## wip/tundra
## CPU
module CPU(
    input logic clk,
    input logic rst,
    output logic [31:0] im_addr,
    input  logic [31:0] im_rdata,     
    output logic [31:0] dm_addr,
    output logic [31:0] dm_wdata,    
    output logic [3:0]  dm_web,       
    input  logic [31:0] dm_rdata      
);
logic [31:0] IF_PC;
logic [31:0] IF_pc4;
logic [31:0] IF_PC_next;
logic [31:0] IF_instr;
logic [31:0] ID_PC;
logic [31:0] ID_pc4;
logic [31:0] ID_instr;
logic IF_ID_stall;
logic IF_ID_flush;
logic [6:0] ID_opcode;
logic [4:0] ID_rd;
logic [2:0] ID_funct3;
logic [4:0] ID_rs1;
logic [4:0] ID_rs2;
logic [6:0] ID_funct7;
logic [31:0] ID_rs1_data;
logic [31:0] ID_rs2_data;
logic [31:0] ID_imm;
logic [1:0] ID_ALUOp;
logic [1:0] ID_ALUSrcA;
logic ID_ALUSrcB;
logic ID_Branch;
logic ID_Jal;
logic ID_Jalr;
logic ID_MemWrite;
logic ID_MemRead;
logic ID_RegWrite;
logic [1:0] ID_ResultSrc;
logic [3:0] ID_ALUControl;
logic [31:0] ID_pc_imm;
logic [31:0] ID_jalr_target;
logic ID_eq;
logic ID_lt;
logic ID_ltu;
logic ID_take_branch;
logic [1:0] ID_PCSel;
logic [1:0] ID_ForwardA;
logic [1:0] ID_ForwardB;
  ...
Size in the first run: roughly 6300 cells after synthesis, ~1500 flip-flops.
Settings: LEC_CHECK=0, ABC_AREA=0, CAP_MARGIN=20, CELL_PAD_IN_SITES_GLOBAL_PLACEMENT=0, CORE_MARGIN=7, CORE_UTILIZATION=39, GPL_ROUTABILITY_DRIVEN=0, GPL_TIMING_DRIVEN=0, HOLD_SLACK_MARGIN=0.28, MAX_ROUTING_LAYER=met5, PLACE_DENSITY_LB_ADDON=0.0, SETUP_SLACK_MARGIN=2.2, SLEW_MARGIN=20; clock period 10.2 ns.
run.sh (not shown) runs the stock make flow with config.mk's settings and CLKGATE_MAP_FILE=.
Per the final summary, wip/tundra finished and its layout is clean on timing, DRC and antenna.
Input changes introduced in wip/quartz (baseline for comparison: wip/tundra):
- HOLD_SLACK_MARGIN: 0.28 -> unset
- MAX_ROUTING_LAYER: met5 -> unset
- GPL_ROUTABILITY_DRIVEN: 0 -> unset
- PLACE_DENSITY_LB_ADDON: 0.0 -> unset
- TNS_END_PERCENT: unset -> 80
- ABC_AREA: 0 -> unset
- CORE_MARGIN: 7 -> 2
- CORE_ASPECT_RATIO: unset -> 1.01
- SETUP_SLACK_MARGIN: 2.2 -> unset
- CELL_PAD_IN_SITES_GLOBAL_PLACEMENT: 0 -> unset
- CORE_UTILIZATION: 39 -> 40
- the clock period (ns, I/O delays scaled along): 10.2 -> 8.5
Results
Summary across wip/tundra and wip/quartz: the single failing run is wip/quartz.
STATUS run=wip/quartz STAGES=ALL_DONE FINAL_CHECKS=FAILED CAUSE=negative setup slack
From wip/tundra to wip/quartz the numbers moved as follows: wire length decreased by 3.3% relative to the old numbers, maximum clock frequency dropped about 4.6%, clock network power share fell by 0.4 points.
Reported for wip/tundra and wip/quartz, multi-input logic cell count turned out identical to the last digit.
Vertical extent of the die: wip/tundra and wip/quartz compared, lower one is wip/quartz
Register-to-register slack down 2100 ps in wip/quartz wrt wip/tundra
Going from wip/tundra to wip/quartz, clock-buffer cell count now sits lower, final area now sits lower, post-CTS setup repair buffer count now sits lower, total die size now sits lower, minimum setup slack after placement now sits lower.
### wip/quartz -> wip/lagoon
- CORE_ASPECT_RATIO removed (was 1.01)
- TNS_END_PERCENT removed (was 80)
- GPL_TIMING_DRIVEN removed (was 0)
- PLACE_DENSITY newly set to 0.6
- CORE_UTILIZATION changed from 40 to 62
- the clock period (ns, I/O delays scaled along) changed from 8.5 to 7.98
## What came out
wip/lagoon completed; timing, DRC and antenna clean. Summary of wip/lagoon over wip/quartz: chip area lost 0.075 mm²; power in the clock group grew by about 3%; total power was more or less identical. Against wip/quartz, placeable core region in wip/lagoon fell by more than a quarter. The higher final layout net count of wip/quartz and wip/lagoon is in wip/quartz. A critical path's slowest cell of sky130_fd_sc_hd__o211ai_1 is what wip/quartz shows, while sky130_fd_sc_hd__dfrtp_4 belongs to wip/lagoon. | maximum frequency | wip/lagoon vs wip/quartz | better |.
--- input diff wip/lagoon..wip/raven ---
- a change of CORE_UTILIZATION from 62 to 35
- a change of the clock period (ns, I/O delays scaled along) from 7.98 to 12.5
[summary]
wip/raven vs. wip/lagoon: number of well taps rose by 79%, non-clock buffer area fraction after layout fell by 0.86 points, clock network power share rose by 0.4 points, fmax fell by about 11%, number of placement rows rose by 45.
The global-route track usage on met2 of wip/raven falls short of that of wip/lagoon by 27 points.
wip/lagoon vs wip/raven, first element of the critical path: u_IF_ID_Reg.ID_instr[15] vs u_IF_ID_Reg.ID_instr[16]
The reported combinational group power reported for wip/raven is smaller than that of wip/lagoon by 35%.
When wip/raven is set beside wip/lagoon, its clock-buffer cell count turns out to be about 3% larger.
Taking wip/lagoon as the reference, in wip/raven detailed route wirelength on metal2 grew by 8800 µm; area of the core rose by 78%.
Power figures rest on the tool's default switching activity, not on a simulated workload.
